==> flow/design.v <==
module fullAdder(input logic a,b,cin,
					  output logic out,cout);
	assign out = (a ^ b) ^ cin;
	assign cout = ( b & cin) | (a & b) | (a & cin);
endmodule
module nBitsADD #(parameter N=32)
					  (input logic [N-1:0] a,b,
					   input logic cin,
					   output logic [N-1:0] out,
					   output logic overflow,cout);
	logic [N-1:0] carry;  
   genvar i;
   generate 
		for(i=0;i<N;i=i+1)
			begin: generateNbitAdder
				if(i==0)
					fullAdder f(a[0],b[0],cin,out[0],carry[0]); 
				else
					fullAdder f(a[i],b[i],carry[i-1],out[i],carry[i]);
			end
   endgenerate
	assign cout = carry[N-1];
	assign overflow = (carry[N-1] ^ carry[N-2]) | 1'b0;  
endmodule 
module Register #(parameter N=32)
					  (input logic [N-1:0] in,
						input logic clk, rst, enable,
						output logic [N-1:0] out);
	always_ff @ (posedge clk) begin
		if (rst) out<={N{1'b0}};
		else if (enable) out<=in;
		else out<=out;
	end	
endmodule 
module mux4 #(parameter N=32)
				 (input logic [N-1:0]in0,in1,in2,in3,in4,in5,in6,in7,in8,in9,in10,in11,in12,in13,in14,in15,
				  input logic [3:0] sel,
				  output logic [N-1:0]out);
	assign out=(sel == 4'b0)? in0 : (sel == 4'b1)? in1 : (sel == 4'b10)? in2 : (sel == 4'b11)? in3 :
				  (sel == 4'b100)? in4 : (sel == 4'b101)? in5 : (sel == 4'b110)? in6 : (sel == 4'b111)? in7 :
				  (sel == 4'b1000)? in8 : (sel == 4'b1001)? in9 : (sel == 4'b1010)? in10 : (sel == 4'b1011)? in11 :
				  (sel == 4'b1100)? in12 : (sel == 4'b1101)? in13 : (sel == 4'b1110)? in14 : in15;				
endmodule
module nBitsAND #(parameter N=32)
					  (input logic [N-1:0]a,b,
						output logic [N-1:0]out);
	assign out = a & b;
endmodule 
module nBitsOR #(parameter N=32)
					 (input logic [N-1:0]a,b,
					  output logic [N-1:0]out);
	assign out = a | b;
endmodule 
module nBitsNOT #(parameter N=32)
					  (input logic [N-1:0]a,
						output logic [N-1:0]out);
	assign out = ~a;
endmodule 
module nBitsC2 #(parameter N=32)
					 (input logic [N-1:0]a,
					  output logic [N-1:0]out);
	assign out = (~a) + 1'b1;
endmodule 
module nBitsShift	#(parameter N=32)
						 (input logic [N-1:0] a,
						  input logic [N-1:0]shamt,
						  input logic sel,  
						  output logic [N-1:0] out);
	logic [N-1:0] outIzq, outDer;
	assign outDer = a>>shamt;		
	assign outIzq = a<<shamt;
	assign out = (sel == 1'b0) ? outDer : outIzq;
endmodule
module ALU #(parameter N=32)
				(input logic [N-1:0] a, b,
				 input logic [3:0] sel,
				 output logic z, n, v,  
				 output logic [N-1:0] result);
	logic [N-1:0] outAND, outOR, outADD, selB, outC2, outShift, nLO, nHI, Ra, Rb;
	logic HI, LO, selShift, cout; 
	assign HI = 1'b1;
	assign LO = 1'b0;
	assign nLO = {N{LO}};
	assign nHI = {N{HI}};
	assign selShift = (sel == 4'b11) ? HI : LO;  
	assign selB = (sel == 4'b1) ? Rb : outC2;  
	assign n = result[N-1];
	assign z = (result == nLO) ? 1'b1 : 1'b0;
	assign Ra = (sel != 4'b1001)? a : b;
	assign Rb = (sel != 4'b1001)? b : a;
	nBitsAND #(N) AND (Ra, Rb, outAND);
	nBitsADD #(N) ADD (Ra, selB, LO, outADD, v, cout);
	nBitsOR #(N) OR (Ra, Rb, outOR);
	nBitsC2 #(N) C2 (Rb, outC2);
	nBitsShift #(N) SHIFT (Ra, Rb, selShift, outShift);
	mux4 #(N) MUX (nLO, outADD, outADD, outShift, outShift, outAND, outOR, Rb, Ra, outADD, nHI, nHI, nHI, nHI, nHI, nHI,
						sel, result);
endmodule
module AverageUnit #(parameter N=32)
						  (input logic [N-1:0] pixel,
							output logic [N-1:0] out);
	logic [9:0] outADD1, outADD2, etapa1, etapa2, etapa3;
	nBitsADD #(10) ADD1 ({2'b0,pixel[7:0]},{2'b0,pixel[15:8]},1'b0,outADD1);
	nBitsADD #(10) ADD2 ({2'b0,pixel[23:16]}, outADD1, 1'b0, outADD2);
	nBitsADD #(10) ADD3 (outADD2, outADD2>>2'b10, 1'b0, etapa1);
	nBitsADD #(10) ADD4 (etapa1, etapa1>>3'b100, 1'b0, etapa2);
	nBitsADD #(10) ADD5 (etapa2, etapa2>>4'b1000, 1'b0, etapa3);
	assign out = etapa3>>2'b10;
endmodule 
module UmbralUnit #(parameter N=32)
						 (input logic [N-1:0] pixel,
						  input logic [N-1:0] umbral,
						  output logic  out);
	assign out = (pixel[7:0]>=umbral)? 1 : 0;
endmodule 
module PAU #(parameter N=32)
				(input logic [N-1:0] pix, umbral,
				 input logic sel,
				 output logic [N-1:0] out);
	logic [N-1:0] outProm, outUmb;
	logic umb;
	AverageUnit #(N) Prom (pix, outProm);
	UmbralUnit #(N) Umb (pix, umbral, umb);
	assign outUmb = {{(N-1){1'b0}}, umb};  
	assign out = (sel)?  outUmb : outProm;  
endmodule 
module mux3 #(parameter N=32)
				 (input logic [N-1:0] in1, in2, in3, in4, in5, in6, in7, in8,
				  input logic [2:0] sel,
				  output logic [N-1:0] out);
	assign out = (sel == 3'b0) ? in1 : (sel == 3'b1) ? in2 : (sel == 3'b10) ? in3 : (sel == 3'b11) ? in4 : 
					 (sel == 3'b100) ? in5 : (sel == 3'b101) ? in6 : (sel == 3'b110) ? in7 : in8;
endmodule
module ConditionalUnit (input logic z, v, n, enable1, enable2, clk, rst,  
								input logic [2:0] cond,  
								output logic out);  
	logic [2:0] regMem, regFlags;
	logic outCond;
	assign regFlags[0]=z;
	assign regFlags[1]=v;
	assign regFlags[2]=n;
	Register #(3) REG (regFlags, clk, rst, enable1, regMem);
	mux3 #(1) MUX (regMem[0] & 1'b1,  
					 ~(regMem[0] ^ 1'b0),  
					 ~(regMem[2] ^ regMem[1]),  
						regMem[2] ^ regMem[1],  
					 ~(regMem[0] ^ 1'b0) & ~(regMem[2] ^ regMem[1]),  
						(regMem[0] & 1'b1) | (regMem[2] ^ regMem[1]),  
						1'b0,  
						1'b1,  
						cond, outCond);
	assign out = (enable2) ? outCond : 1'b0 ;
endmodule 
module ControlUnit(input logic [9:0] InstHeader,
						 output logic RnSrc, ImmSrc, RsSrc, ResultSrc, IOFlag, PAUOp, ImmExt, FlagWrite, ALUSrc, BranchInst, MemWrite, RegWrite, MemPWrite,
						 output logic [3:0] ALUControl,
						 output logic [2:0] CondFlag,
						 output logic [1:0] MemToReg);
	always_comb begin
		if (InstHeader[6:5] == 2'b0) begin  
			if (InstHeader[4]) begin  
				if(InstHeader[3:0] == 4'b1) begin  
					RnSrc = 1'b0;
					ImmSrc = 1'b0;
					ImmExt = 1'b1;
					RegWrite = 1'b1;
					RsSrc = 1'b0;
					PAUOp = 1'b0;
					FlagWrite = 1'b0;
					ALUSrc = 1'b1;
					BranchInst = 1'b0;
					ALUControl = 4'b10;
					CondFlag = InstHeader[9:7];  
					ResultSrc = 1'b0;
					MemWrite = 1'b0;
					MemPWrite = 1'b0;
					IOFlag = 1'b0;
					MemToReg = 2'b1;
				end
				else if(InstHeader[3:0] == 4'b10) begin  
					RnSrc = 1'b0;
					ImmSrc = 1'b0;
					ImmExt = 1'b1;
					RegWrite = 1'b1;
					RsSrc = 1'b0;
					PAUOp = 1'b0;
					FlagWrite = 1'b0;
					ALUSrc = 1'b1;
					BranchInst = 1'b0;
					ALUControl = 4'b1;
					CondFlag = InstHeader[9:7];  
					ResultSrc = 1'b0;
					MemWrite = 1'b0;
					MemPWrite = 1'b0;
					IOFlag = 1'b0;
					MemToReg = 2'b1;
				end
				else if(InstHeader[3:0] == 4'b11) begin 
					RnSrc = 1'b0;
					ImmSrc = 1'b0;
					ImmExt = 1'b1;
					RegWrite = 1'b1;
					RsSrc = 1'b0;
					PAUOp = 1'b0;
					FlagWrite = 1'b0;
					ALUSrc = 1'b1;
					BranchInst = 1'b0;
					ALUControl = 4'b0111;
					CondFlag = InstHeader[9:7];  
					ResultSrc = 1'b0;
					MemWrite = 1'b0;
					MemPWrite = 1'b0;
					IOFlag = 1'b0;
					MemToReg = 2'b01;
				end
				else if(InstHeader[3:0] == 4'b110) begin 
					RnSrc = 1'b0;
					ImmSrc = 1'b0;
					ImmExt = 1'b0;
					RegWrite = 1'b1;
					RsSrc = 1'b0;
					PAUOp = 1'b0;
					FlagWrite = 1'b0;
					ALUSrc = 1'b1;
					BranchInst = 1'b0;
					ALUControl = 4'b110;
					CondFlag = InstHeader[9:7];  
					ResultSrc = 1'b0;
					MemWrite = 1'b0;
					MemPWrite = 1'b0;
					IOFlag = 1'b0;
					MemToReg = 2'b1;
				end
				else if(InstHeader[3:0] == 4'b111) begin 
					RnSrc = 1'b1;
					ImmSrc = 1'b0;
					ImmExt = 1'b1;
					RegWrite = 1'b0;
					RsSrc = 1'b0;
					PAUOp = 1'b0;
					FlagWrite = 1'b1;
					ALUSrc = 1'b1;
					BranchInst = 1'b0;
					ALUControl = 4'b10;
					CondFlag = InstHeader[9:7];  
					ResultSrc = 1'b0;
					MemWrite = 1'b0;
					MemPWrite = 1'b0;
					IOFlag = 1'b0;
					MemToReg = 2'b01;
				end
				else if(InstHeader[3:0] == 4'b1000) begin 
					RnSrc = 1'b0;
					ImmSrc = 1'b0;
					ImmExt = 1'b0;
					RegWrite = 1'b1;
					RsSrc = 1'b0;
					PAUOp = 1'b0;
					FlagWrite = 1'b0;
					ALUSrc = 1'b1;
					BranchInst = 1'b0;
					ALUControl = 4'b11;
					CondFlag = InstHeader[9:7];  
					ResultSrc = 1'b0;
					MemWrite = 1'b0;
					MemPWrite = 1'b0;
					IOFlag = 1'b0;
					MemToReg = 2'b1;
				end
				else if(InstHeader[3:0] == 4'b1001) begin 
					RnSrc = 1'b0;
					ImmSrc = 1'b0;
					ImmExt = 1'b0;
					RegWrite = 1'b1;
					RsSrc = 1'b0;
					PAUOp = 1'b0;
					FlagWrite = 1'b0;
					ALUSrc = 1'b1;
					BranchInst = 1'b0;
					ALUControl = 4'b100;
					CondFlag = InstHeader[9:7];  
					ResultSrc = 1'b0;
					MemWrite = 1'b0;
					MemPWrite = 1'b0;
					IOFlag = 1'b0;
					MemToReg = 2'b1;
				end
				else begin 
					RnSrc = 1'b0;
					ImmSrc = 1'b0;
					ImmExt = 1'b0;
					RegWrite = 1'b0;
					RsSrc = 1'b0;
					PAUOp = 1'b0;
					FlagWrite = 1'b0;
					ALUSrc = 1'b0;
					BranchInst = 1'b0;
					ALUControl = 4'b0;
					CondFlag = 3'b0;
					ResultSrc = 1'b0;
					MemWrite = 1'b0;
					MemPWrite = 1'b0;
					IOFlag = 1'b0;
					MemToReg = 2'b0;
				end
			end
			else begin  
				if(InstHeader[3:0] == 4'b1) begin  
					RnSrc = 1'b0;
					ImmSrc = 1'b0;
					ImmExt = 1'b0;
					RegWrite = 1'b1;
					RsSrc = 1'b0;
					PAUOp = 1'b0;
					FlagWrite = 1'b0;
					ALUSrc = 1'b0;
					BranchInst = 1'b0;
					ALUControl = 4'b10;
					CondFlag = InstHeader[9:7];  
					ResultSrc = 1'b0;
					MemWrite = 1'b0;
					MemPWrite = 1'b0;
					IOFlag = 1'b0;
					MemToReg = 2'b1;
				end
				else if(InstHeader[3:0] == 4'b10) begin  
					RnSrc = 1'b0;
					ImmSrc = 1'b0;
					ImmExt = 1'b0;
					RegWrite = 1'b1;
					RsSrc = 1'b0;
					PAUOp = 1'b0;
					FlagWrite = 1'b0;
					ALUSrc = 1'b0;
					BranchInst = 1'b0;
					ALUControl = 4'b1;
					CondFlag = InstHeader[9:7];  
					ResultSrc = 1'b0;
					MemWrite = 1'b0;
					MemPWrite = 1'b0;
					IOFlag = 1'b0;
					MemToReg = 2'b1;
				end
				else if (InstHeader[3:0] == 4'b11) begin  
					RnSrc = 1'b0;
					ImmSrc = 1'b0;
					ImmExt = 1'b0;
					RegWrite = 1'b1;
					RsSrc = 1'b1;
					PAUOp = 1'b0;
					FlagWrite = 1'b0;
					ALUSrc = 1'b0;
					BranchInst = 1'b0;
					ALUControl = 4'b1000;
					CondFlag = InstHeader[9:7];  
					ResultSrc = 1'b0;
					MemWrite = 1'b0;
					MemPWrite = 1'b0;
					IOFlag = 1'b0;
					MemToReg = 2'b01;
				end
				else if (InstHeader[3:0] == 4'b110) begin  
					RnSrc = 1'b0;
					ImmSrc = 1'b0;
					ImmExt = 1'b0;
					RegWrite = 1'b1;
					RsSrc = 1'b0;
					PAUOp = 1'b0;
					FlagWrite = 1'b0;
					ALUSrc = 1'b0;
					BranchInst = 1'b0;
					ALUControl = 4'b110;
					CondFlag = InstHeader[9:7];  
					ResultSrc = 1'b0;
					MemWrite = 1'b0;
					MemPWrite = 1'b0;
					IOFlag = 1'b0;
					MemToReg = 2'b1;
				end
				else if (InstHeader[3:0] == 4'b111) begin  
					RnSrc = 1'b0;
					ImmSrc = 1'b0;
					ImmExt = 1'b0;
					RegWrite = 1'b0;
					RsSrc = 1'b1;
					PAUOp = 1'b0;
					FlagWrite = 1'b1;
					ALUSrc = 1'b0;
					BranchInst = 1'b0;
					ALUControl = 4'b1001;
					CondFlag = InstHeader[9:7];  
					ResultSrc = 1'b0;
					MemWrite = 1'b0;
					MemPWrite = 1'b0;
					IOFlag = 1'b0;
					MemToReg = 2'b0;
				end
				else if (InstHeader[3:0] == 4'b1000) begin  
					RnSrc = 1'b0;
					ImmSrc = 1'b0;
					ImmExt = 1'b0;
					RegWrite = 1'b1;
					RsSrc = 1'b0;
					PAUOp = 1'b0;
					FlagWrite = 1'b0;
					ALUSrc = 1'b0;
					BranchInst = 1'b0;
					ALUControl = 4'b11;
					CondFlag = InstHeader[9:7];  
					ResultSrc = 1'b0;
					MemWrite = 1'b0;
					MemPWrite = 1'b0;
					IOFlag = 1'b0;
					MemToReg = 2'b1;
				end
				else if (InstHeader[3:0] == 4'b1001) begin  
					RnSrc = 1'b0;
					ImmSrc = 1'b0;
					ImmExt = 1'b0;
					RegWrite = 1'b1;
					RsSrc = 1'b0;
					PAUOp = 1'b0;
					FlagWrite = 1'b0;
					ALUSrc = 1'b0;
					BranchInst = 1'b0;
					ALUControl = 4'b100;
					CondFlag = InstHeader[9:7];  
					ResultSrc = 1'b0;
					MemWrite = 1'b0;
					MemPWrite = 1'b0;
					IOFlag = 1'b0;
					MemToReg = 2'b1;
				end
				else if (InstHeader[3:0] == 4'b1010) begin  
					RnSrc = 1'b0;
					ImmSrc = 1'b0;
					ImmExt = 1'b0;
					RegWrite = 1'b1;
					RsSrc = 1'b0;
					PAUOp = 1'b0;
					FlagWrite = 1'b0;
					ALUSrc = 1'b0;
					BranchInst = 1'b0;
					ALUControl = 4'b0;
					CondFlag = InstHeader[9:7];  
					ResultSrc = 1'b1;
					MemWrite = 1'b0;
					MemPWrite = 1'b0;
					IOFlag = 1'b0;
					MemToReg = 2'b1;
				end
				else if (InstHeader[3:0] == 4'b1011) begin  
					RnSrc = 1'b0;
					ImmSrc = 1'b0;
					ImmExt = 1'b0;
					RegWrite = 1'b1;
					RsSrc = 1'b0;
					PAUOp = 1'b1;
					FlagWrite = 1'b0;
					ALUSrc = 1'b0;
					BranchInst = 1'b0;
					ALUControl = 4'b0;
					CondFlag = InstHeader[9:7];  
					ResultSrc = 1'b1;
					MemWrite = 1'b0;
					MemPWrite = 1'b0;
					IOFlag = 1'b0;
					MemToReg = 2'b1;
				end
				else begin  
					RnSrc = 1'b0;
					ImmSrc = 1'b0;
					ImmExt = 1'b0;
					RegWrite = 1'b0;
					RsSrc = 1'b0;
					PAUOp = 1'b0;
					FlagWrite = 1'b0;
					ALUSrc = 1'b0;
					BranchInst = 1'b0;
					ALUControl = 4'b0;
					CondFlag = 3'b0;
					ResultSrc = 1'b0;
					MemWrite = 1'b0;
					MemPWrite = 1'b0;
					IOFlag = 1'b0;
					MemToReg = 2'b0;
				end
			end
		end
		else if(InstHeader[6:5] == 2'b1) begin  
			if (InstHeader[4:3] == 2'b0) begin  
				RnSrc = 1'b0;
				ImmSrc = 1'b0;
				ImmExt = 1'b1;
				RegWrite = 1'b0;
				RsSrc = 1'b1;
				PAUOp = 1'b0;
				FlagWrite = 1'b0;
				ALUSrc = 1'b1;
				BranchInst = 1'b0;
				ALUControl = 4'b1;
				CondFlag = 3'b0;
				ResultSrc = 1'b0;
				MemWrite = 1'b1;
				MemPWrite = 1'b0;
				IOFlag = 1'b0;
				MemToReg = 2'b0;
			end
			else if (InstHeader[4:3] == 2'b1) begin  
				RnSrc = 1'b0;
				ImmSrc = 1'b0;
				ImmExt = 1'b0;
				RegWrite = 1'b1;
				RsSrc = 1'b1;
				PAUOp = 1'b0;
				FlagWrite = 1'b0;
				ALUSrc = 1'b0;
				BranchInst = 1'b0;
				ALUControl = 4'b1000;
				CondFlag = InstHeader[9:7];  
				ResultSrc = 1'b0;
				MemWrite = 1'b0;
				MemPWrite = 1'b0;
				IOFlag = 1'b0;
				MemToReg = 2'b10;
			end
			else if (InstHeader[4:3] == 2'b10) begin  
				RnSrc = 1'b0;
				ImmSrc = 1'b0;
				ImmExt = 1'b0;
				RegWrite = 1'b0;
				RsSrc = 1'b1;
				PAUOp = 1'b0;
				FlagWrite = 1'b0;
				ALUSrc = 1'b0;
				BranchInst = 1'b0;
				ALUControl = 4'b1000;
				CondFlag = InstHeader[9:7];  
				ResultSrc = 1'b0;
				MemWrite = 1'b0;
				MemPWrite = 1'b1;
				IOFlag = 1'b0;
				MemToReg = 2'b1;
			end
			else if (InstHeader[4:3] == 2'b11) begin  
				RnSrc = 1'b0;
				ImmSrc = 1'b0;
				ImmExt = 1'b1;
				RegWrite = 1'b1;
				RsSrc = 1'b1;
				PAUOp = 1'b0;
				FlagWrite = 1'b0;
				ALUSrc = 1'b1;
				BranchInst = 1'b0;
				ALUControl = 4'b1;
				CondFlag = InstHeader[9:7];  
				ResultSrc = 1'b0;
				MemWrite = 1'b0;
				MemPWrite = 1'b0;
				IOFlag = 1'b0;
				MemToReg = 2'b0;
			end
			else begin  
				RnSrc = 1'b0;
				ImmSrc = 1'b0;
				ImmExt = 1'b0;
				RegWrite = 1'b0;
				RsSrc = 1'b0;
				PAUOp = 1'b0;
				FlagWrite = 1'b0;
				ALUSrc = 1'b0;
				BranchInst = 1'b0;
				ALUControl = 4'b0;
				CondFlag = 3'b0;
				ResultSrc = 1'b0;
				MemWrite = 1'b0;
				MemPWrite = 1'b0;
				IOFlag = 1'b0;
				MemToReg = 2'b0;
			end
		end
		else if (InstHeader[6:5] == 2'b10) begin  
			RnSrc = 1'b0;
			ImmSrc = 1'b1;
			ImmExt = 1'b0;
			RegWrite = 1'b0;
			RsSrc = 1'b0;
			PAUOp = 1'b0;
			FlagWrite = 1'b0;
			ALUSrc = 1'b1;
			BranchInst = 1'b1;
			ALUControl = 4'b111;
			CondFlag = InstHeader[9:7];
			ResultSrc = 1'b0;
			MemWrite = 1'b0;
			MemPWrite = 1'b0;
			IOFlag = 1'b0;
			MemToReg = 2'b1;
		end
		else begin  
			RnSrc = 1'b0;
			ImmSrc = 1'b0;
			ImmExt = 1'b0;
			RegWrite = 1'b0;
			RsSrc = 1'b0;
			PAUOp = 1'b0;
			FlagWrite = 1'b0;
			ALUSrc = 1'b0;
			BranchInst = 1'b0;
			ALUControl = 4'b0;
			CondFlag = 3'b0;
			ResultSrc = 1'b0;
			MemWrite = 1'b0;
			MemPWrite = 1'b0;
			IOFlag = 1'b0;
			MemToReg = 2'b0;
		end
	end 
endmodule 
module Extend (input logic [26:0] imm,
					input logic ImmSrc, ImmExt,
					output logic [31:0] ExtImm);
	logic [31:0] ext14, ext27;
	assign ext14 = (ImmExt) ? { {18{ imm[13] }} , imm[13:0]} : { {18{ 1'b0 }} , imm[13:0]};  
	assign ext27 = (ImmExt) ? { {5{ imm[26] }} , imm} : { {5{ 1'b0 }} , imm };  
	assign ExtImm = (ImmSrc) ? ext27 : ext14;
endmodule 
module RegisterFile #(parameter N=4, M=32)
			(input logic clk,
			input logic rst,
			input logic WE3,
			input logic [N-1:0] A1,
			input logic [N-1:0] A2,
			input logic [N-1:0] A3,
			input logic [M-1:0] WD3,
			input logic [M-1:0] R15,
			output logic [M-1:0] RD1,
			output logic [M-1:0] RD2);
logic [31:0]rf[16];  
logic [31:0] rd1f, rd2f;
always_ff@(posedge clk)
	if (rst) begin
		for (int k = 0; k < 16; k++) rf[k] <= 32'b0;
	end
	else if (WE3) rf[A3] <= WD3;
	assign rd1f = (WE3 && A3 == A1) ? WD3 : rf[A1];
	assign rd2f = (WE3 && A3 == A2) ? WD3 : rf[A2];
	assign RD1 = (A1==4'b1111)? R15:rd1f;
	assign RD2 = (A1==4'b1111)? R15:rd2f;
endmodule
module Fetch #(parameter N = 32)
              (input  logic clk, rst, PCsrc,
		  		   input  logic [N-1:0] PCalu,
				   input  logic [N-1:0] imem_rdata,
				   output logic [N-1:0] inst,
					output logic [N-1:0] PCout);
	logic [N-1:0] PCin, PCplus1;
	Register #(N) PC (PCin, clk, rst, 1'b1, PCout);
	nBitsADD #(N) Sumador (PCout, 32'b1, 1'b0, PCplus1);
	assign inst = imem_rdata;  
	assign PCin = (PCsrc)? PCalu : PCplus1;
endmodule
module Decode #(parameter N=32)
					(input logic [N-1:0] inst, PC, DataWrite,
					 input logic [3:0] Rd,
					 input logic clk, rst, RegWrite,
					 output logic [N-1:0] Ra, Rb, ExtImm,
					 output logic [3:0] RdOut,
					 output logic MemPWrite, RegWriteOut, MemWrite, BranchInst, ALUSrc, FlagWrite, PAUOp, IOFlag, ResultSrc,
					 output logic [3:0] ALUControl,
					 output logic [2:0] CondFlag,
					 output logic [1:0] MemToReg);
	logic RnSrc, ImmSrc, RsSrc, ImmExt;
	logic [3:0] A1, A2;
	logic [26:0] ImmMux;
	ControlUnit UnidadControl (inst[31:22], RnSrc, ImmSrc, RsSrc, ResultSrc, IOFlag, PAUOp, ImmExt, FlagWrite, ALUSrc, 
										BranchInst, MemWrite, RegWriteOut, MemPWrite, ALUControl, CondFlag, MemToReg);
	RegisterFile #(4, N) BancoRegistro (clk, rst, RegWrite, A1, A2, Rd,	DataWrite, PC, Ra, Rb);
	Extend Extension (ImmMux, ImmSrc, ImmExt, ExtImm);
	assign ImmMux = (ImmSrc) ? inst[26:0] : { {13{1'b0}},inst[13:0]};
	assign A1 = (RnSrc) ? inst[17:14] : inst[21:18];
	assign A2 = (RsSrc) ? inst[17:14] : inst[13:10];
	assign RdOut = inst[17:14];
endmodule 
module Execute #(parameter N=32)
					(input logic MemPWrite, RegWrite, MemWrite, BranchInst, ALUSrc, FlagWrite, PAUOp, IOFlag, ResultSrc, clk, rst,
					 input logic [1:0] MemToReg,
					 input logic [3:0] ALUControl,
					 input logic [2:0] CondFlag,
					 input logic [31:0] Ra, Rb, ExtIm,
					 input logic [3:0] Rd,
					 output logic PCSrc, RegWriteOut, MemWriteOut, MemPWriteOut, IOFlagOut,
					 output logic [1:0] MemToRegOut,
					 output logic [N-1:0] ALUResult, WriteData, 
					 output logic [3:0] RdOut);
	logic z, v, n, enable2, condi;
	logic [31:0] ALUOut, APUout, RbMux;
	assign MemPWriteOut = MemPWrite;
	assign MemToRegOut = MemToReg;
	assign MemWriteOut = MemWrite;
	assign IOFlagOut = IOFlag;
	assign RdOut = Rd;
	assign WriteData = Rb;
	assign enable2 = BranchInst | RegWrite;  
	assign RegWriteOut = condi & RegWrite;  
	assign PCSrc = condi & BranchInst;  
	ConditionalUnit UniCondicion (z, v, n, FlagWrite, enable2, clk, rst, CondFlag, condi);
	ALU #(32) ALUnit (Ra, RbMux, ALUControl, z, n, v, ALUOut);
	PAU #(32) PAUnit (Ra, Rb,PAUOp, APUout);
	assign RbMux = (ALUSrc) ? ExtIm : Rb;
	assign ALUResult = (ResultSrc) ? APUout : ALUOut;
endmodule 
module MemoryStage #(parameter N = 32) 
						  (input logic clk, MEMWrite, MemPWrite, PCSrc, RegWrite, IOFlag,
							input logic [1:0] MemToReg,
							input logic [N-1:0] address, WriteData,
							input logic [3:0] RdIn,
							input logic [N-1:0] dmem_rdata,
							input logic [1:0] pmem_rdata,
							output logic [N-1:0] ReadDataDataMem, ReadDataPixMem, ALUresultOut,
							output logic [3:0]  RdOut,
							output logic PCSrcOut, RegWriteOut, IOFlagOut,
							output logic [1:0] MemToRegOut);
	assign ReadDataDataMem = dmem_rdata;
	assign ReadDataPixMem = {{(N-2){1'b0}}, pmem_rdata};
	assign ALUresultOut = address;
	assign RdOut = RdIn;
	assign PCSrcOut = PCSrc;
	assign RegWriteOut = RegWrite;
	assign IOFlagOut = IOFlag;
	assign MemToRegOut = MemToReg;
endmodule
module WriteBack #(parameter N=32)
						(input logic PCSrc, RegWrite, IOFlag,
						 input logic [1:0] MemToReg,
						 input logic [N-1:0] IOIn, ReadData, ReadDataP, ALUOut, 
						 input logic [3:0] Rd,
						 output logic [N-1:0] OutData, 
						 output logic [3:0] RdOut,
						 output logic PCSrcOut, RegWriteOut);
	logic [N-1:0] Result;
	assign Result = (MemToReg == 2'b0) ? ReadData : (MemToReg == 2'b1) ? ALUOut : (MemToReg == 2'b10) ? ReadDataP : 32'b0;
	assign OutData = (IOFlag) ? IOIn : Result;
	assign PCSrcOut = PCSrc;
	assign RegWriteOut = RegWrite;
	assign RdOut = Rd;
endmodule   
module ArquitecturaHybridARMIPS(input logic clk, reset,
										  output logic [31:0] imem_addr,
										  input logic [31:0] imem_rdata,
										  output logic [31:0] mem_addr,
										  output logic dmem_we,
										  output logic [31:0] dmem_wdata,
										  input logic [31:0] dmem_rdata,
										  output logic pmem_we,
										  output logic [1:0] pmem_wdata,
										  input logic [1:0] pmem_rdata,
										  output logic rf_we,
										  output logic [3:0] rf_waddr,
										  output logic [31:0] rf_wdata);
	logic enable;
	logic [31:0] inDE, PC, DataWrite, PCalu, IOIn, outFE;
	logic [3:0] Rd;
	logic PCSrc, RegWrite;
	logic [117:0] outDE, inEXE;
	logic [74:0] outEXE, inMEM;
	logic [104:0] outMEM, inWB;
	assign enable = 1'b1;
	assign IOIn = 32'b0;
	assign imem_addr = PC;
	assign mem_addr = inMEM[31:0];
	assign dmem_we = inMEM[72];
	assign dmem_wdata = inMEM[63:32];
	assign pmem_we = inMEM[73];
	assign pmem_wdata = inMEM[33:32];
	assign rf_we = RegWrite;
	assign rf_waddr = Rd;
	assign rf_wdata = DataWrite;
	Fetch #(32) IF (clk, reset, PCSrc,
		  		   DataWrite,
				   imem_rdata,
				   outFE, PC);
	Decode #(32) DE (inDE, PC, DataWrite,
					 Rd,
					 clk, reset, RegWrite,
					 outDE[95:64], outDE[63:32], outDE[31:0],  
					 outDE[99:96],  
					 outDE[100], outDE[101], outDE[102], outDE[103], outDE[104],  
					 outDE[105], outDE[106], outDE[107], outDE[108],   
					 outDE[112:109],  
					 outDE[115:113],  
					 outDE[117:116]);  
	Execute #(32) EXE (inEXE[100], inEXE[101], inEXE[102], inEXE[103], inEXE[104],  
					  inEXE[105], inEXE[106], inEXE[107], inEXE[108],  
					  clk, reset,
					  inEXE[117:116],  
					  inEXE[112:109],  
					  inEXE[115:113],  
					  inEXE[95:64], inEXE[63:32], inEXE[31:0],  
					  inEXE[99:96],  
					  outEXE[70], outEXE[71], outEXE[72], outEXE[73], outEXE[74],  
					  outEXE[69:68],  
					  outEXE[31:0], outEXE[63:32],  
					  outEXE[67:64]);  
	MemoryStage #(32) MEM (clk,
							inMEM[72], inMEM[73], inMEM[70], inMEM[71], inMEM[74],  
							inMEM[69:68],  
							inMEM[31:0], inMEM[63:32],  
							inMEM[67:64],  
							dmem_rdata, pmem_rdata,
							outMEM[31:0], outMEM[63:32], outMEM[95:64],  
							outMEM[99:96],  
							outMEM[102], outMEM[103], outMEM[104],  
							outMEM[101:100]);  
	WriteBack #(32) WB (inWB[102], inWB[103], inWB[104],  
						 inWB[101:100],  
						 IOIn, inWB[31:0], inWB[63:32], inWB[95:64],  
						 inWB[99:96],  
						 DataWrite, 
						 Rd,
						 PCSrc, RegWrite);
	Register #(32) IF_DE (outFE, clk, reset, enable, inDE);
	Register #(118) DE_EXE (outDE, clk, reset, enable, inEXE);
	Register #(75) EXE_MEM (outEXE, clk, reset, enable, inMEM);
	Register #(105) MEM_WB (outMEM, clk, reset, enable, inWB);
endmodule
==> flow/run.sh <==
#!/bin/bash
# the make line also repeats each setting of config.mk as NAME=value (left out here)
make -C /OpenROAD-flow-scripts/flow DESIGN_CONFIG=/design/flow/config.mk WORK_HOME=/design/flow/orfs CLKGATE_MAP_FILE= finish
==> flow/config.mk <==
export PLATFORM = sky130hd
export DESIGN_NAME = ArquitecturaHybridARMIPS
export DESIGN_NICKNAME = ArquitecturaHybridARMIPS
export VERILOG_FILES = /design/flow/design.v
export SDC_FILE = /design/flow/constraint.sdc
export NUM_CORES = 4
export LEC_CHECK = 0
export ABC_AREA = 1
export CAP_MARGIN = 20
export CORE_MARGIN = 2
export CORE_UTILIZATION = 68
export CTS_CLUSTER_DIAMETER = 26
export CTS_CLUSTER_SIZE = 15
export PLACE_DENSITY_LB_ADDON = 0.13
export SETUP_SLACK_MARGIN = 1.83
export SLEW_MARGIN = 20
==> flow/constraint.sdc <==
create_clock -name core_clock -period 6.33 [get_ports {clk}]
set_input_delay 1.2660 -clock core_clock [delete_from_list [all_inputs] [get_ports {clk}]]
set_output_delay 1.2660 -clock core_clock [all_outputs]
set_load 0.01 [all_outputs]
==> impl_results.html, run 1 <==
<h3>Flow metrics</h3>
<table>
<tr><th>Metric</th><th>Value</th></tr>
<tr><th colspan="2">Clock tree</th></tr>
<tr><td>Post-CTS Hold Buffers</td><td>0</td></tr>
<tr><td>Clk sinks</td><td>840</td></tr>
<tr><td>Root Driver</td><td>sky130_fd_sc_hd__clkbuf_16</td></tr>
<tr><td>Cts bufs inserted</td><td>186</td></tr>
<tr><td>Maximum number of buffers from clock root to sink</td><td>3</td></tr>
<tr><td>Count of H-tree levels built during CTS</td><td>4</td></tr>
<tr><th colspan="2">Floorplanning</th></tr>
<tr><td>Total number of placement rows</td><td>97</td></tr>
<tr><td>Area of the placeable core</td><td>0.07015 mm2</td></tr>
<tr><td>Ports</td><td>205</td></tr>
<tr><td>Width of the chip</td><td>270.5 um</td></tr>
<tr><td>Die outline height</td><td>270.5 um</td></tr>
<tr><td>DIE AREA</td><td>0.07319 mm2</td></tr>
<tr><td>Init Core Util</td><td>68.86%</td></tr>
<tr><th colspan="2">Yosys</th></tr>
<tr><td>Net count after synthesis</td><td>6459</td></tr>
<tr><td>Dominant kind of combinational cell</td><td>simple AND/OR/NAND/NOR gates</td></tr>
<tr><td>Simple-gate share of the synthesized area</td><td>22.85%</td></tr>
<tr><td>Number of cells in the yosys synthesis report</td><td>6274</td></tr>
<tr><td>Mapped Cells</td><td>6274</td></tr>
<tr><td>List of most frequent post-synthesis cells</td><td>sky130_fd_sc_hd__nor2_1 (1311), sky130_fd_sc_hd__nand2_1 (980), sky130_fd_sc_hd__o21ai_0 (626), sky130_fd_sc_hd__inv_1 (583), sky130_fd_sc_hd__edfxtp_1 (512)</td></tr>
<tr><td>Count of flip-flops with a built-in enable after synthesis</td><td>512</td></tr>
<tr><td>AO/OA Area Share</td><td>16.71%</td></tr>
<tr><td>Post-synth design cell area</td><td>0.04831 mm2</td></tr>
<tr><td>FF+latch count, synth</td><td>840</td></tr>
<tr><td>Chip Area, Yosys</td><td>0.04831 mm2</td></tr>
<tr><td>Share of the synthesized area in the top cell type</td><td>31.83%</td></tr>
<tr><td>Adder Area Share</td><td>3.932%</td></tr>
<tr><td>Unique masters post-synth</td><td>55</td></tr>
<tr><td>Synth area leader</td><td>sky130_fd_sc_hd__edfxtp_1</td></tr>
<tr><td>FFs w/ async S/R, synth</td><td>0%</td></tr>
<tr><td>Area share of xor/xnor cells in the synthesized design</td><td>0.7252%</td></tr>
<tr><td>Main area contributors after synthesis</td><td>sky130_fd_sc_hd__edfxtp_1 (32%), sky130_fd_sc_hd__dfxtp_1 (14%), sky130_fd_sc_hd__nor2_1 (10%)</td></tr>
<tr><td>Most frequently used flop master after synthesis</td><td>sky130_fd_sc_hd__edfxtp_1</td></tr>
<tr><td>Proportion of synthesized area in mux cells</td><td>0%</td></tr>
<tr><td>Avg Synthesized Cell Area</td><td>7.699 um2</td></tr>
<tr><td>Total number of yosys warnings</td><td>7</td></tr>
<tr><td>Seq share, synth</td><td>45.42%</td></tr>
<tr><td>Count leader, synth</td><td>sky130_fd_sc_hd__nor2_1</td></tr>
<tr><th colspan="2">Place</th></tr>
<tr><td>Post-detailed-placement half-perimeter wirelength</td><td>129.8 mm</td></tr>
<tr><td>Count of port buffers added during placement</td><td>204</td></tr>
<tr><td>Routability Congestion</td><td>1.113</td></tr>
<tr><td>Number of placed cells counting well taps</td><td>7166</td></tr>
<tr><td>Placed cell areas</td><td>0.05231 mm2</td></tr>
<tr><th colspan="2">Run status</th></tr>
<tr><td>Stopping stage</td><td>5_1_grt</td></tr>
<tr><td>Run status</td><td>aborted with a tool error</td></tr>
</table>
per-stage QoR:
stage | setup TNS (ps) | setup WS, ps
CTS | -96330 | -6567
detailed placement | -99470 | -6519
global placement | -95430 | -6290
floorplan | -87900 | -6205
repair_timing:
item / CTS
gates resized: 118
pin swaps: 39
gates cloned: 0
setup endpoints to repair: 78
setup buffers: 10
==> run 2: changes to the inputs <==
- ABC_AREA: 1 -> unset
- CORE_MARGIN: 2 -> 5
- CORE_UTILIZATION: 68 -> 40
- CTS_CLUSTER_DIAMETER: 26 -> unset
- CTS_CLUSTER_SIZE: 15 -> unset
- HOLD_SLACK_MARGIN: unset -> 0.16
- PLACE_DENSITY_LB_ADDON: 0.13 -> unset
- SETUP_SLACK_MARGIN: 1.83 -> unset
- clock period: 6.33 -> 13.0 ns (I/O delays scaled with it)
==> impl_results.html, run 2 <==
<h2>Synthesis and place &amp; route</h2>
<table>
<tr><th>Metric</th><th>Value</th></tr>
<tr><th colspan="2">Pwr</th></tr>
<tr><td>Flip-flop and latch power</td><td>3.07 mW</td></tr>
<tr><td>Switching part of the total power</td><td>34.36%</td></tr>
<tr><td>Combinational power</td><td>2.25 mW</td></tr>
<tr><td>Internal Power</td><td>5.268 mW</td></tr>
<tr><td>Power attributed to the clock group</td><td>2.71 mW</td></tr>
<tr><td>Sequential cell fraction of total power</td><td>38.2%</td></tr>
<tr><td>Power Density</td><td>142.6 mW/mm2</td></tr>
<tr><td>Net Switching</td><td>2.758 mW</td></tr>
<tr><td>Leakage power figure</td><td>20.46 nW</td></tr>
<tr><td>Fraction of power consumed by combinational cells</td><td>28.0%</td></tr>
<tr><td>Group drawing the most power</td><td>registers</td></tr>
<tr><td>Proportion of power drawn by the clock network</td><td>33.8%</td></tr>
<tr><td>IR Drop Worst-Case VDD</td><td>0.1075 mV</td></tr>
<tr><td>PnR Total Power</td><td>8.026 mW</td></tr>
<tr><th colspan="2">Setup path</th></tr>
<tr><td>FF-to-FF End</td><td>EXE.UniCondicion.REG.out[0]</td></tr>
<tr><td>Peak fanout along the critical path</td><td>4</td></tr>
<tr><td>Crit-path leading delay family</td><td>adder cells</td></tr>
<tr><td>Stages on the worst setup path</td><td>47</td></tr>
<tr><td>Capturing instance or port of the critical path</td><td>EXE.UniCondicion.REG.out[0]</td></tr>
<tr><td>Sort of element at the start of the critical path</td><td>flop</td></tr>
<tr><td>Source of the worst register-to-register timing path</td><td>DE_EXE.out[110]</td></tr>
<tr><td>Slowest-stage cell, CP</td><td>sky130_fd_sc_hd__fa_1</td></tr>
<tr><td>Reg2Reg Depth</td><td>47</td></tr>
<tr><td>Number of buffers and inverters on the critical path</td><td>6</td></tr>
<tr><td>WS Path Type</td><td>reg -&gt; reg</td></tr>
<tr><td>Critical Path Most Common Cell</td><td>sky130_fd_sc_hd__fa_2</td></tr>
<tr><td>Element type at the critical path end</td><td>flop</td></tr>
<tr><td>Worst setup path startpoint</td><td>DE_EXE.out[110]</td></tr>
<tr><td>Critical Path AT</td><td>13670 ps</td></tr>
<tr><td>Required @ worst endpoint</td><td>13660 ps</td></tr>
<tr><td>Reg2reg setup slack</td><td>-10 ps</td></tr>
<tr><td>CP peak stage delay</td><td>450 ps</td></tr>
<tr><th colspan="2">Place</th></tr>
<tr><td>Count of port buffers added during placement</td><td>204 (unchanged)</td></tr>
<tr><td>Routability Congestion</td><td>1.036 (was 1.113)</td></tr>
<tr><td>Number of placed cells counting well taps</td><td>6757 (was 7166)</td></tr>
<tr><td>Post-detailed-placement half-perimeter wirelength</td><td>158.8 mm (was 129.8 mm)</td></tr>
<tr><th colspan="2">Routing</th></tr>
<tr><td>Highest metal used</td><td>met5</td></tr>
<tr><td>Count of antenna-violating nets left after detailed routing</td><td>0</td></tr>
<tr><td>Final wirelength</td><td>234.2 mm</td></tr>
<tr><td>Vias after detailed routing</td><td>44149</td></tr>
<tr><td>DRC violation count after routing</td><td>0</td></tr>
<tr><td>Routed length on met2</td><td>104.8 mm</td></tr>
<tr><td>Routed wire per std cell</td><td>33.69 um</td></tr>
<tr><td>Wl on met1</td><td>86.77 mm</td></tr>
<tr><td>Pre-antenna DRT Iters</td><td>8</td></tr>
<tr><td>Total length of routed met3 wires</td><td>24.93 mm</td></tr>
<tr><td>Number of vias per cell</td><td>6.351</td></tr>
<tr><td>Iter 0 DRT Violations</td><td>5905</td></tr>
<tr><th colspan="2">Timing</th></tr>
<tr><td>Post-Route Hold Slack</td><td>413.0 ps</td></tr>
<tr><td>RSZ-0062 raised after global routing</td><td>true</td></tr>
<tr><td>Remaining max-slew budget at the tightest pin</td><td>11.94%</td></tr>
<tr><td>Worst Setup Slack, final</td><td>-13.03 ps</td></tr>
<tr><td>Count of endpoints failing hold in the final timing report</td><td>0</td></tr>
<tr><td>Share of the cycle needed by the critical path after routing</td><td>100.1%</td></tr>
<tr><td>Final tally of setup violations</td><td>1</td></tr>
<tr><td>Total Negative Setup Slacks</td><td>-13.03 ps</td></tr>
<tr><td>Skew final</td><td>45.32 ps</td></tr>
<tr><td>Worst slew pin tran</td><td>1313 ps</td></tr>
<tr><td>Final number of max-transition violations</td><td>0</td></tr>
<tr><td>Clock period minus final worst setup slack</td><td>13010 ps</td></tr>
<tr><td>Peak Freq</td><td>76.85 MHz</td></tr>
<tr><th colspan="2">Floorplanning</th></tr>
<tr><td>Width of the chip</td><td>363.1 um (was 270.5 um)</td></tr>
<tr><td>Total number of placement rows</td><td>129 (was 97)</td></tr>
<tr><td>Ports</td><td>205 (unchanged)</td></tr>
<tr><td>Init Core Util</td><td>40.29% (was 68.86%)</td></tr>
<tr><td>DIE AREA</td><td>0.1319 mm2 (was 0.07319 mm2)</td></tr>
<tr><td>Die outline height</td><td>363.1 um (was 270.5 um)</td></tr>
<tr><td>Area of the placeable core</td><td>0.1238 mm2 (was 0.07015 mm2)</td></tr>
<tr><th colspan="2">Yosys</th></tr>
<tr><td>Count of flip-flops with a built-in enable after synthesis</td><td>512 (unchanged)</td></tr>
<tr><td>Seq share, synth</td><td>43.98% (was 45.42%)</td></tr>
<tr><td>Proportion of synthesized area in mux cells</td><td>12.12% (was 0%)</td></tr>
<tr><td>Area share of xor/xnor cells in the synthesized design</td><td>0.7901% (was 0.7252%)</td></tr>
<tr><td>Total number of yosys warnings</td><td>7 (unchanged)</td></tr>
<tr><td>Simple-gate share of the synthesized area</td><td>20.00% (was 22.85%)</td></tr>
<tr><td>List of most frequent post-synthesis cells</td><td>sky130_fd_sc_hd__nor2_1 (796), sky130_fd_sc_hd__nand2_1 (754), sky130_fd_sc_hd__edfxtp_1 (512), sky130_fd_sc_hd__clkbuf_1 (346), sky130_fd_sc_hd__dfxtp_1 (328) (was sky130_fd_sc_hd__nor2_1 (1311), sky130_fd_sc_hd__nand2_1 (980), sky130_fd_sc_hd__o21ai_0 (626), sky130_fd_sc_hd__inv_1 (583), sky130_fd_sc_hd__edfxtp_1 (512))</td></tr>
<tr><td>FF+latch count, synth</td><td>840 (unchanged)</td></tr>
<tr><td>Net count after synthesis</td><td>5507 (was 6459)</td></tr>
<tr><td>FFs w/ async S/R, synth</td><td>0% (unchanged)</td></tr>
<tr><td>Unique masters post-synth</td><td>90 (was 55)</td></tr>
<tr><td>Number of cells in the yosys synthesis report</td><td>5322 (was 6274)</td></tr>
<tr><td>Synth area leader</td><td>sky130_fd_sc_hd__edfxtp_1 (unchanged)</td></tr>
<tr><td>Main area contributors after synthesis</td><td>sky130_fd_sc_hd__edfxtp_1 (31%), sky130_fd_sc_hd__dfxtp_1 (13%), sky130_fd_sc_hd__mux4_2 (6.6%) (was sky130_fd_sc_hd__edfxtp_1 (32%), sky130_fd_sc_hd__dfxtp_1 (14%), sky130_fd_sc_hd__nor2_1 (10%))</td></tr>
<tr><td>Share of the synthesized area in the top cell type</td><td>30.82% (was 31.83%)</td></tr>
<tr><td>Post-synth design cell area</td><td>0.04988 mm2 (was 0.04831 mm2)</td></tr>
<tr><td>Most frequently used flop master after synthesis</td><td>sky130_fd_sc_hd__edfxtp_1 (unchanged)</td></tr>
<tr><td>Chip Area, Yosys</td><td>0.04988 mm2 (was 0.04831 mm2)</td></tr>
<tr><td>AO/OA Area Share</td><td>12.95% (was 16.71%)</td></tr>
<tr><td>Count leader, synth</td><td>sky130_fd_sc_hd__nor2_1 (unchanged)</td></tr>
<tr><td>Mapped Cells</td><td>5322 (was 6274)</td></tr>
<tr><td>Dominant kind of combinational cell</td><td>simple AND/OR/NAND/NOR gates (unchanged)</td></tr>
<tr><td>Adder Area Share</td><td>3.807% (was 3.932%)</td></tr>
<tr><td>Avg Synthesized Cell Area</td><td>9.373 um2 (was 7.699 um2)</td></tr>
<tr><th colspan="2">Global route</th></tr>
<tr><td>Number of antenna violations at the first check in global routing</td><td>25</td></tr>
<tr><td>Total routing resource utilization after global routing</td><td>34.41%</td></tr>
<tr><td>Global-route wire length before repair</td><td>324.9 mm</td></tr>
<tr><td>Pin count of the biggest net entering global routing</td><td>155</td></tr>
<tr><td>Overflow left after global routing</td><td>0</td></tr>
<tr><td>Vias in the first global route</td><td>42327</td></tr>
<tr><th colspan="2">Clock tree</th></tr>
<tr><td>Clock transition at the register clock pins on the worst setup and hold paths after CTS</td><td>70 ps</td></tr>
<tr><td>TritonCTS clock tree</td><td>done</td></tr>
<tr><td>Maximum number of buffers from clock root to sink</td><td>3 (unchanged)</td></tr>
<tr><td>Post-CTS Hold Buffers</td><td>0 (unchanged)</td></tr>
<tr><td>Clk sinks</td><td>840 (unchanged)</td></tr>
<tr><td>Cts bufs inserted</td><td>92 (was 186)</td></tr>
<tr><td>Count of H-tree levels built during CTS</td><td>3 (was 4)</td></tr>
<tr><td>Clk Latency, worst-skew pair</td><td>740 ps</td></tr>
<tr><td>Root Driver</td><td>sky130_fd_sc_hd__clkbuf_16 (unchanged)</td></tr>
<tr><th colspan="2">Worst hold path</th></tr>
<tr><td>Hold Path Stages</td><td>2</td></tr>
<tr><td>Hold/Removal Path Class</td><td>reg -&gt; reg</td></tr>
<tr><td>Worst Min Path Start</td><td>IF_DE.out[29]</td></tr>
<tr><td>Hold worst-path end</td><td>DE_EXE.out[113]</td></tr>
<tr><th colspan="2">Finish</th></tr>
<tr><td>Layout Nets</td><td>5405</td></tr>
<tr><td>Relative area change from synthesis to final layout</td><td>12.83%</td></tr>
<tr><td>Final Non-Filler Cells</td><td>6951</td></tr>
<tr><td>FILL cells</td><td>11746</td></tr>
<tr><th colspan="2">Run status</th></tr>
<tr><td>Violated checks</td><td>negative setup slack</td></tr>
<tr><td>Run status</td><td>failed layout checks (was aborted with a tool error)</td></tr>
<tr><th colspan="2">Run</th></tr>
<tr><td>Number of warnings in the stage logs</td><td>50</td></tr>
<tr><td>Number of max-capacitance violations reported</td><td>0</td></tr>
</table>
[run 2: repair_timing]
item / CTS / global route
resized: 1 / 16
endpoints found under the setup margin: 1 / 2
pin swaps: 0 / 12
setup buffers: 0 / 6
[run 2: routing by layer]
| layer | GRT usage (%) | vias to the layer above |
|---|---|---|
| met2 | 54.08 | 2930 |
| met4 | 21.73 | 10 |
| met1 | 42.95 | 21766 |
| li1 | - | 18750 |
| met5 | 0 | - |
| met3 | 8.041 | 693 |
[run 2: layout make-up]
class | instances | area [um2] | share of cell area (%)
Multi-Input combinational cell | 3787 | 25250 | 44.86
Sequential cell | 840 | 21950 | 39.00
Timing Repair Buffer | 379 | 3440 | 6.111
Clock buffer | 137 | 2696 | 4.790
Tap cell | 1637 | 2048 | 3.639
Inverter | 120 | 450.4 | 0.8003
Clock inverter | 35 | 410.4 | 0.7291
Antenna cell | 16 | 40.04 | 0.07113
[run 2: through the flow]
| stage | util [%] | instance area (um2) | setup WS, ps |
|---|---|---|---|
| 6_report | 45.47 | 56290 | -13.03 |
| 2_1_floorplan | - | 50010 | -158.8 |
| 4_1_cts | 45.33 | 56120 | 16.78 |
| 3_5_place_dp | 42.82 | 53010 | 14.75 |
| 3_3_place_gp | 42.81 | 53000 | 103.0 |
| 5_1_grt | 45.46 | 56280 | -372.1 |
==> run 3: changes to the inputs <==
- ABC_AREA: unset -> 0
- CELL_PAD_IN_SITES_DETAIL_PLACEMENT: unset -> 0
- CORE_ASPECT_RATIO: unset -> 1.01
- CORE_UTILIZATION: 40 -> 61
- CTS_CLUSTER_SIZE: unset -> 77
- GPL_TIMING_DRIVEN: unset -> 1
- HOLD_SLACK_MARGIN: 0.16 -> unset
- MAX_ROUTING_LAYER: unset -> met5
- TNS_END_PERCENT: unset -> 20
- clock period: 13.0 -> 7.61 ns (I/O delays scaled with it)
==> impl_results.html, run 3 <==
<h2>Synthesis and place &amp; route</h2>
<table>
<tr><th>Metric</th><th>Value</th></tr>
<tr><th colspan="2">Pwr</th></tr>
<tr><td>Net Switching</td><td>4.788 mW (was 2.758 mW)</td></tr>
<tr><td>Power attributed to the clock group</td><td>4.39 mW (was 2.71 mW)</td></tr>
<tr><td>Power Density</td><td>244.3 mW/mm2 (was 142.6 mW/mm2)</td></tr>
<tr><td>Sequential cell fraction of total power</td><td>37.4% (was 38.2%)</td></tr>
<tr><td>Fraction of power consumed by combinational cells</td><td>31.1% (was 28.0%)</td></tr>
<tr><td>Leakage power figure</td><td>21.30 nW (was 20.46 nW)</td></tr>
<tr><td>Flip-flop and latch power</td><td>5.22 mW (was 3.07 mW)</td></tr>
<tr><td>IR Drop Worst-Case VDD</td><td>0.2482 mV (was 0.1075 mV)</td></tr>
<tr><td>Switching part of the total power</td><td>34.37% (was 34.36%)</td></tr>
<tr><td>Proportion of power drawn by the clock network</td><td>31.5% (was 33.8%)</td></tr>
<tr><td>Combinational power</td><td>4.33 mW (was 2.25 mW)</td></tr>
<tr><td>Internal Power</td><td>9.143 mW (was 5.268 mW)</td></tr>
<tr><td>Group drawing the most power</td><td>registers (unchanged)</td></tr>
<tr><th colspan="2">Setup path</th></tr>
<tr><td>Slowest-stage cell, CP</td><td>sky130_fd_sc_hd__fa_1 (unchanged)</td></tr>
<tr><td>FF-to-FF End</td><td>EXE.UniCondicion.REG.out[0] (unchanged)</td></tr>
<tr><td>Reg2Reg Depth</td><td>49 (was 47)</td></tr>
<tr><td>Number of buffers and inverters on the critical path</td><td>7 (was 6)</td></tr>
<tr><td>Source of the worst register-to-register timing path</td><td>DE_EXE.out[111] (was DE_EXE.out[110])</td></tr>
<tr><td>Stages on the worst setup path</td><td>49 (was 47)</td></tr>
<tr><td>CP peak stage delay</td><td>410 ps (was 450 ps)</td></tr>
<tr><td>Critical Path AT</td><td>13490 ps (was 13670 ps)</td></tr>
<tr><td>Sort of element at the start of the critical path</td><td>flop (unchanged)</td></tr>
<tr><td>Peak fanout along the critical path</td><td>4 (unchanged)</td></tr>
<tr><td>Element type at the critical path end</td><td>flop (unchanged)</td></tr>
<tr><td>Capturing instance or port of the critical path</td><td>EXE.UniCondicion.REG.out[0] (unchanged)</td></tr>
<tr><td>WS Path Type</td><td>reg -&gt; reg (unchanged)</td></tr>
<tr><td>Required @ worst endpoint</td><td>8190 ps (was 13660 ps)</td></tr>
<tr><td>Reg2reg setup slack</td><td>-5300 ps (was -10 ps)</td></tr>
<tr><td>Crit-path leading delay family</td><td>adder cells (unchanged)</td></tr>
<tr><td>Worst setup path startpoint</td><td>DE_EXE.out[111] (was DE_EXE.out[110])</td></tr>
<tr><td>Critical Path Most Common Cell</td><td>sky130_fd_sc_hd__fa_2 (unchanged)</td></tr>
<tr><th colspan="2">Routing</th></tr>
<tr><td>Iter 0 DRT Violations</td><td>8053 (was 5905)</td></tr>
<tr><td>Number of vias per cell</td><td>7.136 (was 6.351)</td></tr>
<tr><td>Pre-antenna DRT Iters</td><td>8 (unchanged)</td></tr>
<tr><td>Count of antenna-violating nets left after detailed routing</td><td>0 (unchanged)</td></tr>
<tr><td>Final wirelength</td><td>222.3 mm (was 234.2 mm)</td></tr>
<tr><td>Vias after detailed routing</td><td>46866 (was 44149)</td></tr>
<tr><td>Routed wire per std cell</td><td>33.84 um (was 33.69 um)</td></tr>
<tr><td>DRC violation count after routing</td><td>0 (unchanged)</td></tr>
<tr><th colspan="2">Timing</th></tr>
<tr><td>Post-Route Hold Slack</td><td>408.0 ps (was 413.0 ps)</td></tr>
<tr><td>Share of the cycle needed by the critical path after routing</td><td>169.6% (was 100.1%)</td></tr>
<tr><td>Clock period minus final worst setup slack</td><td>12910 ps (was 13010 ps)</td></tr>
<tr><td>Final tally of setup violations</td><td>27 (was 1)</td></tr>
<tr><td>Worst Setup Slack, final</td><td>-5300 ps (was -13.03 ps)</td></tr>
<tr><td>Peak Freq</td><td>77.46 MHz (was 76.85 MHz)</td></tr>
<tr><td>RSZ-0062 raised after global routing</td><td>true (unchanged)</td></tr>
<tr><td>Total Negative Setup Slacks</td><td>-69740 ps (was -13.03 ps)</td></tr>
<tr><td>Skew final</td><td>72.16 ps (was 45.32 ps)</td></tr>
<tr><td>Remaining max-slew budget at the tightest pin</td><td>18.23% (was 11.94%)</td></tr>
<tr><td>Count of endpoints failing hold in the final timing report</td><td>0 (unchanged)</td></tr>
<tr><td>Worst slew pin tran</td><td>1192 ps (was 1313 ps)</td></tr>
<tr><td>Final number of max-transition violations</td><td>0 (unchanged)</td></tr>
<tr><th colspan="2">Yosys</th></tr>
<tr><td>Count of flip-flops with a built-in enable after synthesis</td><td>512 (unchanged)</td></tr>
<tr><td>AO/OA Area Share</td><td>12.95% (unchanged)</td></tr>
<tr><td>Proportion of synthesized area in mux cells</td><td>12.12% (unchanged)</td></tr>
<tr><td>Count leader, synth</td><td>sky130_fd_sc_hd__nor2_1 (unchanged)</td></tr>
<tr><td>Most frequently used flop master after synthesis</td><td>sky130_fd_sc_hd__edfxtp_1 (unchanged)</td></tr>
<tr><td>Dominant kind of combinational cell</td><td>simple AND/OR/NAND/NOR gates (unchanged)</td></tr>
<tr><td>Chip Area, Yosys</td><td>0.04988 mm2 (unchanged)</td></tr>
<tr><td>Avg Synthesized Cell Area</td><td>9.373 um2 (unchanged)</td></tr>
<tr><td>Unique masters post-synth</td><td>90 (unchanged)</td></tr>
<tr><td>FFs w/ async S/R, synth</td><td>0% (unchanged)</td></tr>
<tr><td>Total number of yosys warnings</td><td>7 (unchanged)</td></tr>
<tr><td>Mapped Cells</td><td>5322 (unchanged)</td></tr>
<tr><td>Seq share, synth</td><td>43.98% (unchanged)</td></tr>
<tr><td>Simple-gate share of the synthesized area</td><td>20.00% (unchanged)</td></tr>
<tr><td>Area share of xor/xnor cells in the synthesized design</td><td>0.7901% (unchanged)</td></tr>
<tr><td>FF+latch count, synth</td><td>840 (unchanged)</td></tr>
<tr><td>Number of cells in the yosys synthesis report</td><td>5322 (unchanged)</td></tr>
<tr><td>Adder Area Share</td><td>3.807% (unchanged)</td></tr>
<tr><td>Main area contributors after synthesis</td><td>sky130_fd_sc_hd__edfxtp_1 (31%), sky130_fd_sc_hd__dfxtp_1 (13%), sky130_fd_sc_hd__mux4_2 (6.6%) (unchanged)</td></tr>
<tr><td>Post-synth design cell area</td><td>0.04988 mm2 (unchanged)</td></tr>
<tr><td>List of most frequent post-synthesis cells</td><td>sky130_fd_sc_hd__nor2_1 (796), sky130_fd_sc_hd__nand2_1 (754), sky130_fd_sc_hd__edfxtp_1 (512), sky130_fd_sc_hd__clkbuf_1 (346), sky130_fd_sc_hd__dfxtp_1 (328) (unchanged)</td></tr>
<tr><td>Share of the synthesized area in the top cell type</td><td>30.82% (unchanged)</td></tr>
<tr><td>Net count after synthesis</td><td>5507 (unchanged)</td></tr>
<tr><td>Synth area leader</td><td>sky130_fd_sc_hd__edfxtp_1 (unchanged)</td></tr>
<tr><th colspan="2">Global route</th></tr>
<tr><td>Number of antenna violations at the first check in global routing</td><td>18 (was 25)</td></tr>
<tr><td>Vias in the first global route</td><td>44494 (was 42327)</td></tr>
<tr><td>Pin count of the biggest net entering global routing</td><td>156 (was 155)</td></tr>
<tr><td>Total routing resource utilization after global routing</td><td>49.21% (was 34.41%)</td></tr>
<tr><td>Global-route wire length before repair</td><td>314.9 mm (was 324.9 mm)</td></tr>
<tr><td>Overflow left after global routing</td><td>0 (unchanged)</td></tr>
<tr><th colspan="2">Worst hold path</th></tr>
<tr><td>Hold worst-path end</td><td>DE_EXE.out[115] (was DE_EXE.out[113])</td></tr>
<tr><td>Hold Path Stages</td><td>2 (unchanged)</td></tr>
<tr><td>Hold/Removal Path Class</td><td>reg -&gt; reg (unchanged)</td></tr>
<tr><td>Worst Min Path Start</td><td>IF_DE.out[31] (was IF_DE.out[29])</td></tr>
<tr><th colspan="2">Finish</th></tr>
<tr><td>Layout Nets</td><td>5594 (was 5405)</td></tr>
<tr><td>FILL cells</td><td>5953 (was 11746)</td></tr>
<tr><td>Relative area change from synthesis to final layout</td><td>14.29% (was 12.83%)</td></tr>
<tr><td>Post-layout instance area</td><td>0.05701 mm2 (was 0.05629 mm2)</td></tr>
<tr><th colspan="2">Place</th></tr>
<tr><td>Post-detailed-placement half-perimeter wirelength</td><td>152.4 mm (was 158.8 mm)</td></tr>
<tr><td>Routability Congestion</td><td>1.145 (was 1.036)</td></tr>
<tr><td>Placed cell areas</td><td>0.05372 mm2 (was 0.05301 mm2)</td></tr>
<tr><td>Count of port buffers added during placement</td><td>204 (unchanged)</td></tr>
<tr><th colspan="2">Clock tree</th></tr>
<tr><td>TritonCTS clock tree</td><td>done (unchanged)</td></tr>
<tr><td>Count of H-tree levels built during CTS</td><td>3 (unchanged)</td></tr>
<tr><td>Cts bufs inserted</td><td>89 (was 92)</td></tr>
<tr><td>Clock transition at the register clock pins on the worst setup and hold paths after CTS</td><td>60 ps (was 70 ps)</td></tr>
<tr><td>Maximum number of buffers from clock root to sink</td><td>3 (unchanged)</td></tr>
<tr><td>Clk Latency, worst-skew pair</td><td>700 ps (was 740 ps)</td></tr>
<tr><td>Post-CTS Hold Buffers</td><td>0 (unchanged)</td></tr>
<tr><td>Clk sinks</td><td>840 (unchanged)</td></tr>
<tr><td>Root Driver</td><td>sky130_fd_sc_hd__clkbuf_16 (unchanged)</td></tr>
<tr><th colspan="2">Run</th></tr>
<tr><td>Number of max-capacitance violations reported</td><td>0 (unchanged)</td></tr>
<tr><td>Number of warnings in the stage logs</td><td>63 (was 50)</td></tr>
<tr><th colspan="2">Floorplanning</th></tr>
<tr><td>Width of the chip</td><td>294.5 um (was 363.1 um)</td></tr>
<tr><td>Init Core Util</td><td>61.44% (was 40.29%)</td></tr>
<tr><td>Total number of placement rows</td><td>105 (was 129)</td></tr>
<tr><td>Die outline height</td><td>297.4 um (was 363.1 um)</td></tr>
<tr><td>Area of the placeable core</td><td>0.08119 mm2 (was 0.1238 mm2)</td></tr>
<tr><td>DIE AREA</td><td>0.08759 mm2 (was 0.1319 mm2)</td></tr>
<tr><td>Ports</td><td>205 (unchanged)</td></tr>
<tr><th colspan="2">Run status</th></tr>
<tr><td>Run status</td><td>failed layout checks (unchanged)</td></tr>
<tr><td>Violated checks</td><td>negative setup slack (unchanged)</td></tr>
</table>
[run 3: routing by layer]
metal | global-route usage, % | wire length (um) | part of all wire, % | up-vias
met2 | 72.90 | 94410 | 42 | 4462
met5 | 0 | 96 | 0.043 | -
met4 | 35.74 | 23290 | 10 | 12
met3 | 16.06 | 33420 | 15 | 1191
met1 | 60.37 | 71060 | 32 | 22095
li1 | - | - | - | 19106
[run 3: timing repair]
action,4_1_cts,5_1_grt
gates cloned,0,0
endpoints found under the setup margin,27,28
setup buffers,6,2
pin swaps,16,6
resized,43,33
[run 3: final cells by class]
cell class	instances	area (um2)	area share [%]
diodes	17	42.54	0.07462
clock buffers	120	2405	4.218
clock inverters	43	504.2	0.8844
inverters	120	452.9	0.7945
multi-input cells	3787	25370	44.50
flip-flops and latches	840	21950	38.50
well taps	1070	1339	2.348
repair buffers	571	4946	8.675
[run 3: through the flow]
step	util [%]	std cells	setup slack (ps)	total power, mW
CTS	69.97	6548	-5215	13.61
detailed placement	66.16	6380	-5282	9.283
finish	70.22	6568	-5300	13.93
global placement	66.16	6380	-5221	9.258
global route	70.17	6551	-5641	14.25
floorplan	-	5322	-5487	7.470
==> run 4: changes to the inputs <==
- ABC_AREA: 0 -> unset
- CELL_PAD_IN_SITES_DETAIL_PLACEMENT: 0 -> unset
- CELL_PAD_IN_SITES_GLOBAL_PLACEMENT: unset -> 0
- CORE_ASPECT_RATIO: 1.01 -> unset
- CORE_UTILIZATION: 61 -> 19
- CTS_CLUSTER_DIAMETER: unset -> 232
- CTS_CLUSTER_SIZE: 77 -> unset
- GPL_TIMING_DRIVEN: 1 -> 0
- MAX_ROUTING_LAYER: met5 -> unset
- MIN_ROUTING_LAYER: unset -> met2
- PLACE_DENSITY_LB_ADDON: unset -> 0.06
- SETUP_SLACK_MARGIN: unset -> -0.71
- SLEW_MARGIN: 20 -> 35
- TNS_END_PERCENT: 20 -> unset
- clock period: 7.61 -> 12.5 ns (I/O delays scaled with it)
==> impl_results.html, run 4 <==
<h2>Synthesis and place &amp; route</h2>
<table>
<tr><th>Metric</th><th>Value</th></tr>
<tr><th colspan="2">Run status</th></tr>
<tr><td>Run status</td><td>failed layout checks (unchanged)</td></tr>
<tr><td>Violated checks</td><td>negative setup slack (unchanged)</td></tr>
<tr><th colspan="2">Setup path</th></tr>
<tr><td>Slowest-stage cell, CP</td><td>sky130_fd_sc_hd__fa_2 (was sky130_fd_sc_hd__fa_1)</td></tr>
<tr><td>Crit-path leading delay family</td><td>adder cells (unchanged)</td></tr>
<tr><td>Required @ worst endpoint</td><td>13140 ps (was 8190 ps)</td></tr>
<tr><td>Critical Path Most Common Cell</td><td>sky130_fd_sc_hd__fa_2 (unchanged)</td></tr>
<tr><td>Source of the worst register-to-register timing path</td><td>DE_EXE.out[109] (was DE_EXE.out[111])</td></tr>
<tr><td>CP peak stage delay</td><td>460 ps (was 410 ps)</td></tr>
<tr><td>WS Path Type</td><td>reg -&gt; reg (unchanged)</td></tr>
<tr><td>Critical Path AT</td><td>14890 ps (was 13490 ps)</td></tr>
<tr><td>Worst setup path startpoint</td><td>DE_EXE.out[109] (was DE_EXE.out[111])</td></tr>
<tr><th colspan="2">Place</th></tr>
<tr><td>Count of port buffers added during placement</td><td>204 (unchanged)</td></tr>
<tr><th colspan="2">Run</th></tr>
<tr><td>Number of warnings in the stage logs</td><td>33 (was 63)</td></tr>
<tr><th colspan="2">Finish</th></tr>
<tr><td>Layout Nets</td><td>5910 (was 5594)</td></tr>
<tr><th colspan="2">Global route</th></tr>
<tr><td>Vias in the first global route</td><td>70939 (was 44494)</td></tr>
<tr><td>Pin count of the biggest net entering global routing</td><td>33 (was 156)</td></tr>
<tr><td>Number of antenna violations at the first check in global routing</td><td>9 (was 18)</td></tr>
<tr><th colspan="2">Floorplanning</th></tr>
<tr><td>Width of the chip</td><td>522.4 um (was 294.5 um)</td></tr>
<tr><td>Init Core Util</td><td>19.05% (was 61.44%)</td></tr>
<tr><td>Ports</td><td>205 (unchanged)</td></tr>
<tr><th colspan="2">Yosys</th></tr>
<tr><td>List of most frequent post-synthesis cells</td><td>sky130_fd_sc_hd__nor2_1 (796), sky130_fd_sc_hd__nand2_1 (754), sky130_fd_sc_hd__edfxtp_1 (512), sky130_fd_sc_hd__clkbuf_1 (346), sky130_fd_sc_hd__dfxtp_1 (328) (unchanged)</td></tr>
<tr><td>Mapped Cells</td><td>5322 (unchanged)</td></tr>
<tr><td>FFs w/ async S/R, synth</td><td>0% (unchanged)</td></tr>
<tr><th colspan="2">Routing</th></tr>
<tr><td>DRC violation count after routing</td><td>0 (unchanged)</td></tr>
<tr><td>Count of antenna-violating nets left after detailed routing</td><td>0 (unchanged)</td></tr>
<tr><td>Iter 0 DRT Violations</td><td>13115 (was 8053)</td></tr>
<tr><th colspan="2">Timing</th></tr>
<tr><td>Worst slew pin tran</td><td>1201 ps (was 1192 ps)</td></tr>
<tr><td>Worst Setup Slack, final</td><td>-1754 ps (was -5300 ps)</td></tr>
<tr><td>Final tally of setup violations</td><td>9 (was 27)</td></tr>
<tr><td>RSZ-0062 raised after global routing</td><td>true (unchanged)</td></tr>
<tr><th colspan="2">Pwr</th></tr>
<tr><td>Leakage power figure</td><td>22.43 nW (was 21.30 nW)</td></tr>
<tr><td>Fraction of power consumed by combinational cells</td><td>32.4% (was 31.1%)</td></tr>
<tr><td>Power attributed to the clock group</td><td>3.35 mW (was 4.39 mW)</td></tr>
<tr><th colspan="2">Worst hold path</th></tr>
<tr><td>Hold worst-path end</td><td>DE_EXE.out[114] (was DE_EXE.out[115])</td></tr>
</table>
==> run 4: per-stage QoR <==
step | instance area (um2) | utilization, % | instances | TNS, ps | worst slack [ps]
floorplan | 50010 | - | 5322 | -1531 | -708.2
finish | 63020 | 24.07 | 9432 | -8822 | -1754
detailed placement | 57830 | 22.09 | 9084 | -34670 | -4310
global placement | 56450 | 21.56 | 9041 | -42300 | -5022
CTS | 62200 | 23.76 | 9310 | -7917 | -1757
global route | 62860 | 24.01 | 9368 | -9943 | -1899
==> run 4: timing repair <==
action / in CTS / in global routing
pin swaps: 16 / 18
gates cloned: 4 / 0
endpoints found under the setup margin: 13 / 9
gates resized: 112 / 40
buffers inserted: 44 / 27
==> run 4: area by class of cell <==
cell class / instances / area (um2) / area share [%]
tap: 3515 / 4398 / 6.978
antenna: 96 / 240.2 / 0.3812
inverter: 120 / 476.7 / 0.7564
multi-input combinational: 3787 / 26130 / 41.46
clock buffer: 142 / 2964 / 4.703
timing repair inverter: 1 / 8.758 / 0.01390
timing repair buffer: 323 / 3333 / 5.289
sequential: 840 / 21980 / 34.88
clock inverter: 66 / 729.5 / 1.157
buffer: 542 / 2766 / 4.389
==> run 4: metal layers <==
layer  track usage, %  vias up  wire length (um)
met5            23.76        -              7306
met2            45.99    21022            177600
li1                 -    19763                 -
met3            47.76     2294            141300
met4            10.90      165             33500
met1                -    20099                 0
No activity file was given, so power comes from the tool's default toggle rates.
